==> inputs of fjord <==
## top
module top(clk, rst_n, in, valid_in, last_in, out, valid_out, last_out, ready);
Settings: LEC_CHECK=0, CAP_MARGIN=0, CORE_ASPECT_RATIO=0.71, CORE_MARGIN=2, CORE_UTILIZATION=72, CTS_CLUSTER_DIAMETER=29, CTS_CLUSTER_SIZE=47, GPL_ROUTABILITY_DRIVEN=1, GPL_TIMING_DRIVEN=1, PLACE_DENSITY_LB_ADDON=0.0, SETUP_SLACK_MARGIN=1.02, SLEW_MARGIN=10, TNS_END_PERCENT=20; clock period 3.59 ns.
run.sh (not shown) runs the stock make flow with config.mk's settings and CLKGATE_MAP_FILE=.
==> indigo: changes against fjord <==
Settings changed: ABC_AREA set to 1, CAP_MARGIN 0 to 15, CELL_PAD_IN_SITES_GLOBAL_PLACEMENT set to 1, CORE_ASPECT_RATIO 0.71 to 1.68, CORE_UTILIZATION 72 to 57, CTS_CLUSTER_DIAMETER 29 to 196, CTS_CLUSTER_SIZE 47 to unset, GPL_ROUTABILITY_DRIVEN 1 to 0, GPL_TIMING_DRIVEN 1 to 0, MAX_ROUTING_LAYER set to met4, MIN_ROUTING_LAYER set to met1, PLACE_DENSITY_LB_ADDON 0.0 to 0.09, SETUP_SLACK_MARGIN 1.02 to 1.01, SLEW_MARGIN 10 to 25, TNS_END_PERCENT 20 to unset.
==> flow/constraint.sdc (replaced) <==
create_clock -name core_clock -period 11.0 [get_ports {clk}]
set_input_delay 2.2000 -clock core_clock [delete_from_list [all_inputs] [get_ports {clk}]]
set_output_delay 2.2000 -clock core_clock [all_outputs]
set_load 0.01 [all_outputs]
==> notes <==
fjord finished but failed the layout checks on negative setup slack. indigo ran to the end with no violations. Of fjord and indigo, fjord has the higher non-clock buffer count (gap 196). In indigo the first-iteration DRC count is lower than in fjord, by 45%. Of indigo and fjord, fjord has the higher utilization (gap 24 points). Final area: fjord is higher than indigo (5.5%). Of fjord and indigo, indigo has the higher worst hold slack (gap 0.22 ns). In total power, fjord is at 3.9 times the value of indigo. In indigo the setup slack is better than in fjord, by 5.4 ns. Routed wire length: fjord is larger than indigo (about 3%). Against fjord, the synthesized cell count of indigo is larger by about 65%.
==> figures <==
| item | indigo | fjord |
|---|---|---|
| Antenna violations before repair | 6 | 27 |
| Vias after detailed routing | 71,800 | 65,300 |
| Floorplan row count | 195 | 111 |
| Area share, top type | 64.8% | 66.5% |
| Critical R2R Capture | t0.fifo[18][13] | t0.out[27] |
| Via count of the first global-routing pass | 70,100 | 65,200 |
| Cells after Synth | 8,550 | 5,194 |
| Final Skew | 0.0557 ns | 0.0739 ns |
| Pre-Repair DR Iteration Count | 8 | 10 |
| Count of nets after finishing | 9,313 | 6,516 |
| Fraction of the core area occupied by cells at floorplan | 57.4% | 72.7% |
| Cells resized by post-CTS repair | 0 | 91 |
| Wire length of the first global-routing pass | 470,000 um | 470,000 um |
| Inst Count DP | 10,900 | 7,486 |
| Nature of the critical path endpoint | output port | flip-flop |
| Seq. cell area | 64,700 um2 | 64,800 um2 |
| Setup slack of the critical path after layout | 3.82 ns | -1.62 ns |
| Non-CTS buffers | 700 | 896 |
| Avg Synthesized Cell Area | 11.3 um2 | 18.1 um2 |
| Run status | no timing/DRC/antenna violations | complete, but fails checks |
| Violated checks | - | negative setup slack |

* * *

==> job 573: inputs <==
Starting RTL as in the previous note.
==> flow/config.mk <==
export PLATFORM = sky130hd
export DESIGN_NAME = top
export DESIGN_NICKNAME = top
export VERILOG_FILES = /design/flow/design.v
export SDC_FILE = /design/flow/constraint.sdc
export NUM_CORES = 4
export LEC_CHECK = 0
export CAP_MARGIN = 10
export CORE_MARGIN = 2
export CORE_UTILIZATION = 72
export CTS_CLUSTER_SIZE = 100
export PLACE_DENSITY_LB_ADDON = 0.0
export SETUP_SLACK_MARGIN = 1.21
export SLEW_MARGIN = 20
export TNS_END_PERCENT = 5
==> flow/constraint.sdc <==
create_clock -name core_clock -period 4.15 [get_ports {clk}]
set_input_delay 0.8300 -clock core_clock [delete_from_list [all_inputs] [get_ports {clk}]]
set_output_delay 0.8300 -clock core_clock [all_outputs]
set_load 0.01 [all_outputs]
==> job 6042: changes against job 573 <==
Settings changed: ABC_AREA set to 1, CAP_MARGIN 10 to 35, CTS_CLUSTER_DIAMETER set to 212, CTS_CLUSTER_SIZE 100 to 15, PLACE_DENSITY_LB_ADDON 0.0 to not set, SETUP_SLACK_MARGIN 1.21 to -0.34, TNS_END_PERCENT 5 to not set.
==> flow/constraint.sdc (replaced) <==
create_clock -name core_clock -period 3.45 [get_ports {clk}]
set_input_delay 0.6900 -clock core_clock [delete_from_list [all_inputs] [get_ports {clk}]]
set_output_delay 0.6900 -clock core_clock [all_outputs]
set_load 0.01 [all_outputs]
==> summary of the runs <==
Job 6042 ran to the end with violations: negative setup slack. Job 573 completed, yet does not pass: negative setup slack. Of job 573 and job 6042, job 6042 has the higher via count (gap 23%, measured against job 6042). In utilization, job 573 and job 6042 hardly differ. Area after synthesis: job 6042 is higher than job 573 (about 2.7%). In job 573 the global-route usage is higher than in job 6042, by 0.21 points. Between job 6042 and job 573, the lower non-clock buffer count is in job 573 (gap 338). Against job 6042, the combinational power of job 573 is higher by 100%. Against job 6042, the register-to-register slack of job 573 is better by 90 ps. Of job 573 and job 6042, job 6042 has the higher power (gap about 7%, measured against job 6042). Of job 573 and job 6042, job 573 has the higher worst setup slack (gap 95 ps). Worst hold slack: job 573 is better than job 6042 (130 ps). Of job 6042 and job 573, job 573 has the higher sequential share of layout area (gap 1.6 points).

* * *

==> job 9718: inputs <==
top again, from the RTL that the note above started with.
Design top, start of the top module:
module top(clk, rst_n, in, valid_in, last_in, out, valid_out, last_out, ready);
	input wire clk, rst_n;
	input wire [32-1:0] in;
	input wire valid_in, last_in;
	output wire [32-1:0] out;
	output wire valid_out, last_out;
	output wire ready;
	wire [32-1:0] out0, out1, out2, out3;
	wire valid_out0, valid_out1, valid_out2, valid_out3;
	wire last_out0, last_out1, last_out2, last_out3;
two tw0(.clk(clk), .rst_n(rst_n), .in(in), .valid_in(valid_in), .last_in(last_in), .out(out0), .valid_out(valid_out0), .last_out(last_out0), .ready(ready));
four f0(.clk(clk), .rst_n(rst_n), .in(out0), .valid_in(valid_out0), .last_in(last_out0), .out(out1), .valid_out(valid_out1), .last_out(last_out1));
eight e0(.clk(clk), .rst_n(rst_n), .in(out1), .valid_in(valid_out1), .last_in(last_out1), .out(out2), .valid_out(valid_out2), .last_out(last_out2));
steen s0(.clk(clk), .rst_n(rst_n), .in(out2), .valid_in(valid_out2), .last_in(last_out2), .out(out3), .valid_out(valid_out3), .last_out(last_out3));
thtwo t0(.clk(clk), .rst_n(rst_n), .in(out3), .valid_in(valid_out3), .last_in(last_out3), .out(out), .valid_out(valid_out), .last_out(last_out));
endmodule
make LEC_CHECK=0 CAP_MARGIN=20 CORE_MARGIN=2 CORE_UTILIZATION=40 SLEW_MARGIN=20 finish   # period 8.0 ns
==> job 1164: changes against job 9718 <==
Settings changed: ABC_AREA set to 1, CORE_UTILIZATION 40 to 62, CTS_CLUSTER_DIAMETER set to 371.
==> flow/constraint.sdc (replaced) <==
create_clock -name core_clock -period 3.52 [get_ports {clk}]
set_input_delay 0.7040 -clock core_clock [delete_from_list [all_inputs] [get_ports {clk}]]
set_output_delay 0.7040 -clock core_clock [all_outputs]
set_load 0.01 [all_outputs]
==> flow_results.xml <==
<?xml version="1.0" encoding="UTF-8"?>
<metrics>
  <group name="status">
    <metric name="outcome" unit="">no timing/DRC/antenna violations</metric>
  </group>
  <group name="synthesis">
    <metric name="synth.mux.area_fraction" unit="">0.168</metric>
    <metric name="xor_share" unit="">0.000933</metric>
    <metric name="yosysUniqueCellTypes" unit="">81</metric>
    <metric name="fp_nets" unit="">5541</metric>
  </group>
  <group name="critical_path">
    <metric name="critPathMaxStageDelay" unit="ns">0.89</metric>
  </group>
  <group name="floorplan">
    <metric name="floorplan.core_area" unit="um^2">233000</metric>
  </group>
  <group name="pwr">
    <metric name="design_power_total" unit="mW">23.7</metric>
    <metric name="share_of_total_power_in_combinational_logic" unit="">0.025</metric>
  </group>
  <group name="placement">
    <metric name="routabilityCongestion" unit="">0.868</metric>
  </group>
  <group name="clock_network">
    <metric name="cts_buffers" unit="">223</metric>
  </group>
  <group name="cells_and_area">
    <metric name="final-seq-area" unit="um^2">64800</metric>
  </group>
</metrics>
The numbers above come from job 9718.

==> flow_results.xml <==
<?xml version="1.0" encoding="UTF-8"?>
<metrics>
  <group name="placement">
    <metric name="routabilityCongestion" unit="">0.952</metric>
  </group>
  <group name="sta">
    <metric name="setup_viol_count_final" unit="">1924</metric>
    <metric name="setup_slack" unit="ns">-0.679</metric>
  </group>
  <group name="status">
    <metric name="check.faults" unit="">setup timing</metric>
    <metric name="outcome" unit="">complete, but fails checks</metric>
  </group>
  <group name="synthesis">
    <metric name="xor_share" unit="">0.000363</metric>
    <metric name="fp_nets" unit="">8897</metric>
    <metric name="synth.mux.area_fraction" unit="">0.000104</metric>
  </group>
  <group name="clock_network">
    <metric name="cts_buffers" unit="">213</metric>
  </group>
  <group name="routing">
    <metric name="antennaDiodeCount" unit="">3</metric>
  </group>
  <group name="pwr">
    <metric name="share_of_total_power_in_combinational_logic" unit="">0.012</metric>
  </group>
  <group name="critical_path">
    <metric name="critPathMaxStageDelay" unit="ns">0.43</metric>
  </group>
  <group name="cells_and_area">
    <metric name="final-seq-area" unit="um^2">64800</metric>
  </group>
</metrics>
The numbers above come from job 1164.


* * *

==> v37 <==
top again, from the RTL that the note above started with.
Design top, start of the top module:
module top(clk, rst_n, in, valid_in, last_in, out, valid_out, last_out, ready);
clock: 5.59 ns
lec_check: 0
cap_margin: 0
cell_pad_in_sites_detail_placement: 2
core_aspect_ratio: 0.66
core_margin: 8
core_utilization: 71
cts_cluster_diameter: 176
cts_cluster_size: 88
gpl_routability_driven: 0
gpl_timing_driven: 0
max_routing_layer: met4
place_density_lb_addon: 0.26
setup_slack_margin: -0.41
slew_margin: 10
==> v10 (differences from v37) <==
CAP_MARGIN = 20   (was 0)
CELL_PAD_IN_SITES_DETAIL_PLACEMENT = not set   (was 2)
CORE_ASPECT_RATIO = not set   (was 0.66)
CORE_MARGIN = 2   (was 8)
CTS_CLUSTER_DIAMETER = not set   (was 176)
CTS_CLUSTER_SIZE = 22   (was 88)
GPL_ROUTABILITY_DRIVEN = not set   (was 0)
GPL_TIMING_DRIVEN = not set   (was 0)
MAX_ROUTING_LAYER = not set   (was met4)
PLACE_DENSITY_LB_ADDON = not set   (was 0.26)
SETUP_SLACK_MARGIN = not set   (was -0.41)
SLEW_MARGIN = 20   (was 10)
==> flow/constraint.sdc (replaced) <==
create_clock -name core_clock -period 3.43 [get_ports {clk}]
set_input_delay 0.6860 -clock core_clock [delete_from_list [all_inputs] [get_ports {clk}]]
set_output_delay 0.6860 -clock core_clock [all_outputs]
set_load 0.01 [all_outputs]
==> v38 (differences from v37) <==
CAP_MARGIN = 20   (was 0)
CELL_PAD_IN_SITES_DETAIL_PLACEMENT = not set   (was 2)
CORE_ASPECT_RATIO = not set   (was 0.66)
CORE_MARGIN = 2   (was 8)
CORE_UTILIZATION = 40   (was 71)
CTS_CLUSTER_DIAMETER = not set   (was 176)
CTS_CLUSTER_SIZE = not set   (was 88)
GPL_ROUTABILITY_DRIVEN = not set   (was 0)
GPL_TIMING_DRIVEN = not set   (was 0)
MAX_ROUTING_LAYER = not set   (was met4)
PLACE_DENSITY_LB_ADDON = not set   (was 0.26)
SETUP_SLACK_MARGIN = 0.25   (was -0.41)
SLEW_MARGIN = 20   (was 10)
==> flow/constraint.sdc (replaced) <==
create_clock -name core_clock -period 6.17 [get_ports {clk}]
set_input_delay 1.2340 -clock core_clock [delete_from_list [all_inputs] [get_ports {clk}]]
set_output_delay 1.2340 -clock core_clock [all_outputs]
set_load 0.01 [all_outputs]
==> results <==
| metric | v37 | v10 | v38 |
|---|---|---|---|
| Worst-case register-to-register setup slack | - | -1790 ps | 630 ps |
| Worst hold-check path type | - | input port to flip-flop | flip-flop to flip-flop |
| Total area of sequential cells | - | 64760 um^2 | 64770 um^2 |
| Sinks on Clock Net | - | 2193 | 2193 |
| R2r endpoint | - | s0.out[4]$_DFFE_PP_ | t0.out[29]$_DFFE_PP_ |
| Pwr/cell area | - | 486.0 nW/um^2 | 287.3 nW/um^2 |
| Root buf cell | - | sky130_fd_sc_hd__clkbuf_16 | sky130_fd_sc_hd__clkbuf_16 |
| Number of buffer and inverter instances along the worst setup path | - | 10 | 3 |
| Drt drc | - | 0 | 0 |
| Buffer levels on the longest clock path | - | 3 | 3 |
| Relative contribution of the clock network to total power | - | 44.4% | 45.0% |
| Crit path largest cell delay | - | 550 ps | 670 ps |
| Tap cells | - | 1755 | 3132 |
| Buffers inserted by post-CTS timing repair | - | 44 | 0 |
| Number of DRC markers in iteration 0 | - | 12230 | 5402 |
| Cell area after placement | - | 104100 um^2 | 99910 um^2 |
| Clock Pin Slew Worst Setup and Hold Paths | - | 80 ps | 60 ps |
| Non-clock buffers | - | 967 | 278 |
| Outcome | stopped before the end | complete, but fails checks | no timing/DRC/antenna violations |
| Stage where the flow stopped | detailed placement | - | - |
| Layout check failures | - | setup timing | - |
| Power in the clock group | - | 0.0247 W | 0.0139 W |
| Global-route track usage on met3 | - | 10.96% | 2.823% |
| Maximum number of pins on one net before global-route repair | - | 101 | 114 |
| Largest area class, layout | - | registers | registers |
| Reg power frac | - | 52.5% | 52.5% |
| Post-detailed-placement half-perimeter wirelength | - | 160800 um | 151700 um |
| Number of cells on the worst hold path | - | 3 | 2 |
| Combinational share of power | - | 3.2% | 2.5% |

* * *

==> trial 28 <==
top again, from the RTL that the note above started with.
==> flow/config.mk <==
export PLATFORM = sky130hd
export DESIGN_NAME = top
export DESIGN_NICKNAME = top
export VERILOG_FILES = /design/flow/design.v
export SDC_FILE = /design/flow/constraint.sdc
export NUM_CORES = 4
export LEC_CHECK = 0
export ABC_AREA = 0
export CAP_MARGIN = 35
export CORE_MARGIN = 2
export CORE_UTILIZATION = 72
export CTS_CLUSTER_DIAMETER = 212
export CTS_CLUSTER_SIZE = 15
export PLACE_DENSITY = 0.78
export SETUP_SLACK_MARGIN = -0.34
export SLEW_MARGIN = 20
==> flow/constraint.sdc <==
create_clock -name core_clock -period 3.45 [get_ports {clk}]
set_input_delay 0.6900 -clock core_clock [delete_from_list [all_inputs] [get_ports {clk}]]
set_output_delay 0.6900 -clock core_clock [all_outputs]
set_load 0.01 [all_outputs]
==> inputs of build 76, as changes to trial 28 <==
ABC_AREA = unset   (was 0)
CAP_MARGIN = 20   (was 35)
CORE_UTILIZATION = 57   (was 72)
CTS_CLUSTER_DIAMETER = unset   (was 212)
CTS_CLUSTER_SIZE = unset   (was 15)
PLACE_DENSITY = unset   (was 0.78)
SETUP_SLACK_MARGIN = -0.07   (was -0.34)
SLEW_MARGIN = 25   (was 20)
==> flow/constraint.sdc (replaced) <==
create_clock -name core_clock -period 8.0 [get_ports {clk}]
set_input_delay 1.6000 -clock core_clock [delete_from_list [all_inputs] [get_ports {clk}]]
set_output_delay 1.6000 -clock core_clock [all_outputs]
set_load 0.01 [all_outputs]
==> notes <==
- Trial 28 finished but failed the layout checks on setup timing. Build 76 ran to the end with no violations.
- Against build 76, the final area of trial 28 is higher by 6.0%.
- In build 76 the first-iteration DRC count is lower than in trial 28, by about 50%.
- In build 76 the setup slack is higher than in trial 28, by 3.5 ns.
- Of trial 28 and build 76, trial 28 has the higher cell count (gap 2.7%, measured against build 76).
- Against trial 28, the count of clock-buffer cells in the layout of build 76 is higher by 34.

* * *

==> run a <==
Starting RTL as in the previous note.
export LEC_CHECK = 0
export ABC_AREA = 1
export CAP_MARGIN = 40
export CORE_MARGIN = 2
export CORE_UTILIZATION = 72
export CTS_CLUSTER_DIAMETER = 212
export CTS_CLUSTER_SIZE = 15
export PLACE_DENSITY = 0.38
export SETUP_SLACK_MARGIN = -0.34
export SLEW_MARGIN = 20
create_clock -name core_clock -period 3.45 [get_ports {clk}]
==> run b: changes against run a <==
Settings changed: ABC_AREA 1 to unset, CAP_MARGIN 40 to 10, CTS_CLUSTER_DIAMETER 212 to unset, CTS_CLUSTER_SIZE 15 to 59, PLACE_DENSITY 0.38 to unset, PLACE_DENSITY_LB_ADDON set to 0.0, SETUP_SLACK_MARGIN -0.34 to 1.21.
==> flow/constraint.sdc (replaced) <==
create_clock -name core_clock -period 4.15 [get_ports {clk}]
set_input_delay 0.8300 -clock core_clock [delete_from_list [all_inputs] [get_ports {clk}]]
set_output_delay 0.8300 -clock core_clock [all_outputs]
set_load 0.01 [all_outputs]
==> run c: changes against run a <==
Settings changed: ABC_AREA 1 to unset, CELL_PAD_IN_SITES_DETAIL_PLACEMENT set to 2, CELL_PAD_IN_SITES_GLOBAL_PLACEMENT set to 3, CORE_MARGIN 2 to 7, CORE_UTILIZATION 72 to 62, CTS_CLUSTER_DIAMETER 212 to unset, CTS_CLUSTER_SIZE 15 to 21, GPL_ROUTABILITY_DRIVEN set to 1, GPL_TIMING_DRIVEN set to 0, HOLD_SLACK_MARGIN set to 0.28, MIN_ROUTING_LAYER set to met1, PLACE_DENSITY 0.38 to 0.95, SETUP_SLACK_MARGIN -0.34 to unset, TNS_END_PERCENT set to 70.
==> flow/constraint.sdc (replaced) <==
create_clock -name core_clock -period 8.0 [get_ports {clk}]
set_input_delay 1.6000 -clock core_clock [delete_from_list [all_inputs] [get_ports {clk}]]
set_output_delay 1.6000 -clock core_clock [all_outputs]
set_load 0.01 [all_outputs]
==> impl_metrics.toml <==
# flow metrics
[run_status]
run_status = "failed layout checks"
check_failures = "negative setup slack"

[final_timing]
finalSetupViolCount = 1909
worst_slack_ns = -0.652

[route]
detailedRoute.firstPassIterationCount = 7

[final_layout]
sequential_cell_area_sq_um = 64800

[pwr]
seq_power_share_pct = 54.4

[placement]
placement.setup.worst_slack_ns = -0.677
(the above is from run b)
==> impl_metrics.toml <==
# generated from flow reports
[run_status]
haltStage = "detailed placement"
run_status = "stopped before the end"
run.stop_error = "Error: detail_place.tcl, 38 bad optional access"

[floorplanning]
die_width_um = 403
boundaryPins = 71

[yosys]
synth_chip_area_sq_um = 93900
muxShareOfSynthArea_pct = 16.8
most_used_flip_flop_cell = "sky130_fd_sc_hd__edfxtp_1"
top_cells_by_area = "sky130_fd_sc_hd__edfxtp_1 67%, sky130_fd_sc_hd__mux4_2 12%, sky130_fd_sc_hd__ha_1 4.1%, sky130_fd_sc_hd__dfxtp_1 2.4%, sky130_fd_sc_hd__mux2i_1 2.0%"
yosys-dominant-comb-family = "multiplexers"
(the above is from run c)
==> impl_metrics.toml <==
# flow metrics
[pwr]
seq_power_share_pct = 60.6
p_sw_share_pct = 20.0

[final_timing]
whs_ns = 0.298
finalSetupViolCount = 1966
timing_hold_violations_final = 0
max-slew-margin-rel_pct = 40.1
worst_slack_ns = -0.975

[run_status]
check_failures = "negative setup slack"
run_status = "failed layout checks"

[cts]
cts-root-buf = "sky130_fd_sc_hd__clkbuf_16"

[placement]
placement.setup.worst_slack_ns = -0.593

[final_layout]
sequential_cell_area_sq_um = 64800
(the above is from run a)
Power and IR drop assume default switching activity.
